==> run H <==
==> flow/design.v (excerpt) <==
module CPU(result,pc_value,r0_value,rf_we,instr,rst, clk);
input clk;
input rst;
input [15:0] instr;
output [15:0] result;
output [15:0] pc_value;
output [15:0] r0_value;
output rf_we;
wire [15:0] r0;
wire [15:0]out_ireg;
wire [3:0]out_idec_to_addrRdest;
wire [3:0]out_idec_to_addrRsrc;
wire [2:0]out_idec_to_alu_select;
wire [3:0]out_immHigh_idec;
wire out_wr_en_idec;
wire out_arith_mux_select0_idec;
wire out_arith_mux_select1_idec;
wire [15:0]out_arith_mux_to_alu_input;
wire [15:0] out_rfRsrc_to_arith_mux;
wire [15:0] out_imm_sign_extended_to_arith_mux;
wire [15:0] out_imm_zero_extended_to_arith_mux;
wire [15:0]out_rfRdest_to_alu;
wire [15:0] out_alu_to_mux;
wire C,V,N,Z;
wire [15:0] out_muxload;
wire select_mux_load;
wire select_mux_mov;
wire [15:0] out_left_shifted_to_muxload_in;
wire [15:0] out_ram_to_muxload_in;
wire ram_en;
wire [15:0]out_pc;
assign pc_value = out_pc;
assign r0_value = r0;
assign rf_we = out_wr_en_idec;
wire [2:0]select_mux_which_load;
wire [15:0] out_mov_mux;
wire [15:0] out_mux_to_rf;
assign result = out_mux_to_rf;
wire [15:0] out_shifter_to_select_mux_which_load;
wire [15:0] out_mux_to_shifter_in;
wire select_which_to_shift;
wire branch;
wire jump;
wire [15:0] bj_value;
wire select_br_or_jump;
wire [15:0] out_psr;
wire [15:0]input_psr;
assign input_psr[0] = C;
assign input_psr[1] = V;
assign input_psr[2] = N;
assign input_psr[3] = Z;
assign input_psr[15:4] = 12'b0;
  ...
==> flow/config.mk <==
export PLATFORM = sky130hd
export DESIGN_NAME = CPU
export DESIGN_NICKNAME = CPU
export VERILOG_FILES = /design/flow/design.v
export SDC_FILE = /design/flow/constraint.sdc
export NUM_CORES = 4
export LEC_CHECK = 0
export CAP_MARGIN = 20
export CORE_MARGIN = 2
export CORE_UTILIZATION = 56
export CTS_CLUSTER_DIAMETER = 28
export CTS_CLUSTER_SIZE = 57
export HOLD_SLACK_MARGIN = 0.25
export SETUP_SLACK_MARGIN = -0.67
export SLEW_MARGIN = 0
export TNS_END_PERCENT = 5
==> flow/constraint.sdc <==
create_clock -name core_clock -period 7.16 [get_ports {clk}]
set_input_delay 1.4320 -clock core_clock [delete_from_list [all_inputs] [get_ports {clk}]]
set_output_delay 1.4320 -clock core_clock [all_outputs]
set_load 0.01 [all_outputs]
run.sh (not shown) runs the stock make flow with config.mk's settings and CLKGATE_MAP_FILE=.
==> run G: changes against run H <==
==> flow/config.mk (replaced) <==
export PLATFORM = sky130hd
export DESIGN_NAME = CPU
export DESIGN_NICKNAME = CPU
export VERILOG_FILES = /design/flow/design.v
export SDC_FILE = /design/flow/constraint.sdc
export NUM_CORES = 4
export LEC_CHECK = 0
export ABC_AREA = 0
export CAP_MARGIN = 5
export CELL_PAD_IN_SITES_DETAIL_PLACEMENT = 2
export CELL_PAD_IN_SITES_GLOBAL_PLACEMENT = 2
export CORE_ASPECT_RATIO = 0.5
export CORE_MARGIN = 7
export CORE_UTILIZATION = 23
export CTS_CLUSTER_DIAMETER = 91
export GPL_ROUTABILITY_DRIVEN = 1
export GPL_TIMING_DRIVEN = 0
export HOLD_SLACK_MARGIN = 0.01
export PLACE_DENSITY = 0.86
export SETUP_SLACK_MARGIN = -0.94
export SLEW_MARGIN = 40
export TNS_END_PERCENT = 80
==> flow/constraint.sdc (replaced) <==
create_clock -name core_clock -period 15.2 [get_ports {clk}]
set_input_delay 3.0400 -clock core_clock [delete_from_list [all_inputs] [get_ports {clk}]]
set_output_delay 3.0400 -clock core_clock [all_outputs]
set_load 0.01 [all_outputs]
==> run F: changes against run H <==
==> flow/config.mk (replaced) <==
export PLATFORM = sky130hd
export DESIGN_NAME = CPU
export DESIGN_NICKNAME = CPU
export VERILOG_FILES = /design/flow/design.v
export SDC_FILE = /design/flow/constraint.sdc
export NUM_CORES = 4
export LEC_CHECK = 0
export ABC_AREA = 0
export CAP_MARGIN = 20
export CELL_PAD_IN_SITES_DETAIL_PLACEMENT = 1
export CORE_ASPECT_RATIO = 1.07
export CORE_MARGIN = 10
export CORE_UTILIZATION = 38
export CTS_CLUSTER_DIAMETER = 265
export CTS_CLUSTER_SIZE = 36
export GPL_TIMING_DRIVEN = 0
export MIN_ROUTING_LAYER = met2
export PLACE_DENSITY_LB_ADDON = 0.07
export SETUP_SLACK_MARGIN = 0.03
export SLEW_MARGIN = 0
==> flow/constraint.sdc (replaced) <==
create_clock -name core_clock -period 6.32 [get_ports {clk}]
set_input_delay 1.2640 -clock core_clock [delete_from_list [all_inputs] [get_ports {clk}]]
set_output_delay 1.2640 -clock core_clock [all_outputs]
set_load 0.01 [all_outputs]
==> run P: changes against run H <==
==> flow/config.mk (replaced) <==
export PLATFORM = sky130hd
export DESIGN_NAME = CPU
export DESIGN_NICKNAME = CPU
export VERILOG_FILES = /design/flow/design.v
export SDC_FILE = /design/flow/constraint.sdc
export NUM_CORES = 4
export LEC_CHECK = 0
export ABC_AREA = 1
export CAP_MARGIN = 0
export CORE_ASPECT_RATIO = 1.63
export CORE_MARGIN = 7
export CORE_UTILIZATION = 38
export MIN_ROUTING_LAYER = met2
export SETUP_SLACK_MARGIN = 0.03
export SLEW_MARGIN = 20
==> flow/constraint.sdc (replaced) <==
create_clock -name core_clock -period 6.32 [get_ports {clk}]
set_input_delay 1.2640 -clock core_clock [delete_from_list [all_inputs] [get_ports {clk}]]
set_output_delay 1.2640 -clock core_clock [all_outputs]
set_load 0.01 [all_outputs]
==> run notes <==
yosys + openroad results -> aoi share roughly a fifth, gate count after technology mapping roughly 3.0k, Exit stage 5_1_grt, top-area cell type share of the netlist area about a quarter, status aborted with a tool error, error msg [ERROR GRT-0232] Routing congestion too high. Check the congestion heatmap in the GUI.
Source of the figures above: run F

==> run notes <==
impl run done, here's what came out: clk root buf clkbuf_16, yosys stat cell total approximately 3.0k, gate count after technology mapping about 3k, status finished clean, top-area cell type share of the netlist area between 20 and 25%
Source of the figures above: run G

==> run notes <==
impl run done, here's what came out: status complete, but fails checks, SO Viols negative setup slack, setup violators final 13, gate count after technology mapping 3646, aoi share between 10 and 15%, worst setup margin -0.379 ns
Source of the figures above: run P

==> run notes <==
impl run done, here's what came out: SO Viols negative setup slack, status complete, but fails checks, setup violators final 15, worst setup margin -1.08 ns
Source of the figures above: run H



==> v20: inputs <==
CPU again, from the RTL that the note above started with.
export LEC_CHECK = 0
export ABC_AREA = 0
export CAP_MARGIN = 5
export CELL_PAD_IN_SITES_DETAIL_PLACEMENT = 2
export CELL_PAD_IN_SITES_GLOBAL_PLACEMENT = 3
export CORE_ASPECT_RATIO = 0.5
export CORE_MARGIN = 7
export CORE_UTILIZATION = 23
export CTS_CLUSTER_DIAMETER = 58
export CTS_CLUSTER_SIZE = 23
export GPL_ROUTABILITY_DRIVEN = 0
export GPL_TIMING_DRIVEN = 0
export HOLD_SLACK_MARGIN = 0.01
export MAX_ROUTING_LAYER = met4
export PLACE_DENSITY = 0.86
export SLEW_MARGIN = 40
export TNS_END_PERCENT = 80
create_clock -name core_clock -period 15.2 [get_ports {clk}]
==> inputs of v33, as changes to v20 <==
- ABC_AREA: 0 -> not set
- CAP_MARGIN: 5 -> 30
- CELL_PAD_IN_SITES_DETAIL_PLACEMENT: 2 -> 1
- CELL_PAD_IN_SITES_GLOBAL_PLACEMENT: 3 -> not set
- CORE_ASPECT_RATIO: 0.5 -> 1.56
- CORE_MARGIN: 7 -> 2
- CORE_UTILIZATION: 23 -> 49
- CTS_CLUSTER_DIAMETER: 58 -> not set
- CTS_CLUSTER_SIZE: 23 -> not set
- GPL_ROUTABILITY_DRIVEN: 0 -> not set
- GPL_TIMING_DRIVEN: 0 -> not set
- HOLD_SLACK_MARGIN: 0.01 -> not set
- MAX_ROUTING_LAYER: met4 -> not set
- MIN_ROUTING_LAYER: not set -> met1
- PLACE_DENSITY: 0.86 -> 0.54
- SETUP_SLACK_MARGIN: not set -> 1.96
- SLEW_MARGIN: 40 -> 20
- TNS_END_PERCENT: 80 -> 25
==> flow/constraint.sdc (replaced) <==
create_clock -name core_clock -period 6.84 [get_ports {clk}]
set_input_delay 1.3680 -clock core_clock [delete_from_list [all_inputs] [get_ports {clk}]]
set_output_delay 1.3680 -clock core_clock [all_outputs]
set_load 0.01 [all_outputs]
==> comparison table <==
item                                                                v33                         v20
Result of the run                              finished with violations              finished clean
Reasons for failing layout checks                          setup timing                           -
Routed length on met1                                           54.8 mm                     65.0 mm
Total setup buffers inserted after CTS                               64                           0
Area occupied by multi-input gates                            17000 µm²                   15800 µm²
CP max stage cell                              sky130_fd_sc_hd__dfrtp_4  sky130_fd_sc_hd__a2111oi_0
Flop-to-flop setup slack                                        0.06 ns                     6.60 ns
Post-Route Setup TNS                                           -6.57 ns                        0 ns
Cell Pwr Density                                             410 nW/µm²                  172 nW/µm²
Design internal power                                         0.00929 W                   0.00351 W
Non-filler instance count after layout                             4308                        5084
Sequential-cell power consumption                             0.00536 W                   0.00246 W
Global-route track usage on met1                                  0.515                       0.263
Pin slew with the least headroom to its limit                   1.21 ns                     1.04 ns
Cell area reported after detailed placement                   35600 µm²                   35600 µm²
Power is estimated from default activity; no workload was simulated.
